==> inputs of 12-15 <==
## mips
module mips(clk, rstb, mem_wr_data, mem_addr, mem_rd_data, mem_wr_ena, PC);
	input wire clk, rstb;
	output wire mem_wr_ena;
	output wire [31:0] mem_wr_data, mem_addr;
	input wire [31:0] mem_rd_data;             
	output reg [31:0] PC;
   reg  [31:0] MemDataReg, InstReg, RegA, RegB, AluOut;
   wire [4:0] RegFile_WriteAddr;
   wire [31:0] RegFile_WriteData;
   wire [31:0] RegFile_Data0, RegFile_Data1, AluAMux, AluBMux;
   wire Ctl_PcWrite, Ctl_IorD, Ctl_MemRead, Ctl_MemWrite,
        Ctl_MemToReg, Ctl_IrWrite, Ctl_RegWrite;
   wire [1:0] Ctl_PcWriteCond, Ctl_PcSource, Ctl_AluSrcA, Ctl_AluSrcB, Ctl_RegDst;
   wire [2:0] Ctl_AluOp;
   wire [3:0] Ctl_State;
   wire [3:0] AluCtl_AluOpcode;
   wire Alu_Zero;
   wire [31:0] Alu_Z;
   wire [31:0] SignExtend_Out;
   assign mem_addr = Ctl_IorD ? AluOut : PC;
   assign mem_wr_data = RegB;
   assign mem_wr_ena = Ctl_MemWrite;
   assign RegFile_WriteAddr = Ctl_RegDst[1] ? 5'd31 : (Ctl_RegDst[0] ? InstReg[15:11] : InstReg[20:16]);
  ...
clock: 10.4 ns
lec_check: 0
cap_margin: 20
core_margin: 2
core_utilization: 66
cts_cluster_diameter: 104
max_routing_layer: met4
setup_slack_margin: 1.64
slew_margin: 20
run.sh (not shown) runs the stock make flow with config.mk's settings and CLKGATE_MAP_FILE=.
==> 04-07 (differences from 12-15) <==
- CAP_MARGIN: 20 -> 15
- CORE_ASPECT_RATIO: unset -> 0.72
- CORE_UTILIZATION: 66 -> 71
- CTS_CLUSTER_DIAMETER: 104 -> 74
- CTS_CLUSTER_SIZE: unset -> 21
- GPL_TIMING_DRIVEN: unset -> 1
- MAX_ROUTING_LAYER: met4 -> unset
- SETUP_SLACK_MARGIN: 1.64 -> 0.86
- TNS_END_PERCENT: unset -> 65
==> flow/constraint.sdc (replaced) <==
create_clock -name core_clock -period 10.8 [get_ports {clk}]
set_input_delay 2.1600 -clock core_clock [delete_from_list [all_inputs] [get_ports {clk}]]
set_output_delay 2.1600 -clock core_clock [all_outputs]
set_load 0.01 [all_outputs]
==> 08-25 (differences from 12-15) <==
- CELL_PAD_IN_SITES_DETAIL_PLACEMENT: unset -> 2
- CORE_ASPECT_RATIO: unset -> 1.01
- CORE_UTILIZATION: 66 -> 28
- CTS_CLUSTER_DIAMETER: 104 -> unset
- CTS_CLUSTER_SIZE: unset -> 40
- PLACE_DENSITY_LB_ADDON: unset -> 0.27
- SETUP_SLACK_MARGIN: 1.64 -> 2.11
- TNS_END_PERCENT: unset -> 10
==> flow/constraint.sdc (replaced) <==
create_clock -name core_clock -period 12.6 [get_ports {clk}]
set_input_delay 2.5200 -clock core_clock [delete_from_list [all_inputs] [get_ports {clk}]]
set_output_delay 2.5200 -clock core_clock [all_outputs]
set_load 0.01 [all_outputs]
==> qor summary <==
| quantity | 12-15 | 08-25 | 04-07 |
|---|---|---|---|
| Status | aborted with a tool error | finished clean | aborted with a tool error |
| Failing step | 5_1_grt | - | 5_1_grt |
| Detail Placement HPWL | 326000 µm | 344000 µm | 337000 µm |
| Post-CTS Setup Repair Bufs | 68 | 56 | 75 |
| Starting density of the core | 66.4% | 28.1% | 71.6% |
| CORE AREA | 147000 µm² | 349000 µm² | 137000 µm² |
| Cell count listed in synth_stat.txt | 8389 | 8389 | 8389 |
| Placed cell area | 106000 µm² | 107000 µm² | 105000 µm² |
| DIE AREA | 151000 µm² | 354000 µm² | 141000 µm² |
| Number of cells upsized or downsized after cts | 585 | 164 | 359 |
| Vertical die size | 389 µm | 598 µm | 319 µm |
| Chip Width | 389 µm | 592 µm | 442 µm |
| Number of buffers added by the clock tree synthesis step | 119 | 117 | 68 |
| Placed cell count | 10465 | 12939 | 10311 |
| Pre-CTS setup slack | -1580 ps | -236 ps | -1210 ps |
| Core Rows | 141 | 218 | 115 |
| Routability congestion estimate from global placement | 1.18 | 0.998 | 1.15 |


==> inputs of v23 <==
Starting RTL as in the previous note.
// mips
module mips(clk, rstb, mem_wr_data, mem_addr, mem_rd_data, mem_wr_ena, PC);
clock: 5.57 ns
lec_check: 0
abc_area: 1
cap_margin: 15
core_aspect_ratio: 0.74
core_margin: 2
core_utilization: 72
cts_cluster_diameter: 379
cts_cluster_size: 79
gpl_timing_driven: 1
hold_slack_margin: 0.11
setup_slack_margin: -0.32
slew_margin: 10
tns_end_percent: 85
==> v7: changes against v23 <==
Settings changed: CAP_MARGIN 15 to 20, CORE_ASPECT_RATIO 0.74 to unset, CTS_CLUSTER_DIAMETER 379 to unset, CTS_CLUSTER_SIZE 79 to 56, GPL_TIMING_DRIVEN 1 to unset, HOLD_SLACK_MARGIN 0.11 to unset, PLACE_DENSITY set to 0.65, SETUP_SLACK_MARGIN -0.32 to unset, SLEW_MARGIN 10 to 5, TNS_END_PERCENT 85 to unset.
==> flow/constraint.sdc (replaced) <==
create_clock -name core_clock -period 5.24 [get_ports {clk}]
set_input_delay 1.0480 -clock core_clock [delete_from_list [all_inputs] [get_ports {clk}]]
set_output_delay 1.0480 -clock core_clock [all_outputs]
set_load 0.01 [all_outputs]
==> flow_summary.yaml <==
# generated from flow reports
placement:
  placed_area_um2: 109000
  place.detailed.hpwl_um: 324000
status:
  status: "aborted with a tool error"
  error_line: "[ERROR GRT-0232] Routing congestion too high. Check the congestion heatmap in the GUI."
  stop_stage: "global routing"
global_route:
  met3_usage_pct: 64.3
  track_usage_pct: 74.7
  grt_overflow_total: 75
clock_tree:
  cts.repair_timing.setup_buffer_count: 152
floorplan:
  fp.dieArea_um2: 136000
  fp-row-count: 115
the above is filed under v23

==> flow_summary.yaml <==
# generated from flow reports
clock_tree:
  cts.repair_timing.setup_buffer_count: 85
status:
  stop_stage: "global routing"
  error_line: "[ERROR GRT-0232] Routing congestion too high. Check the congestion heatmap in the GUI."
  status: "aborted with a tool error"
global_route:
  met3_usage_pct: 67.0
  grt_overflow_total: 235
floorplan:
  fp.dieArea_um2: 136000
  fp-row-count: 133
placement:
  place.detailed.hpwl_um: 312000
  placed_area_um2: 108000
the above is filed under v7

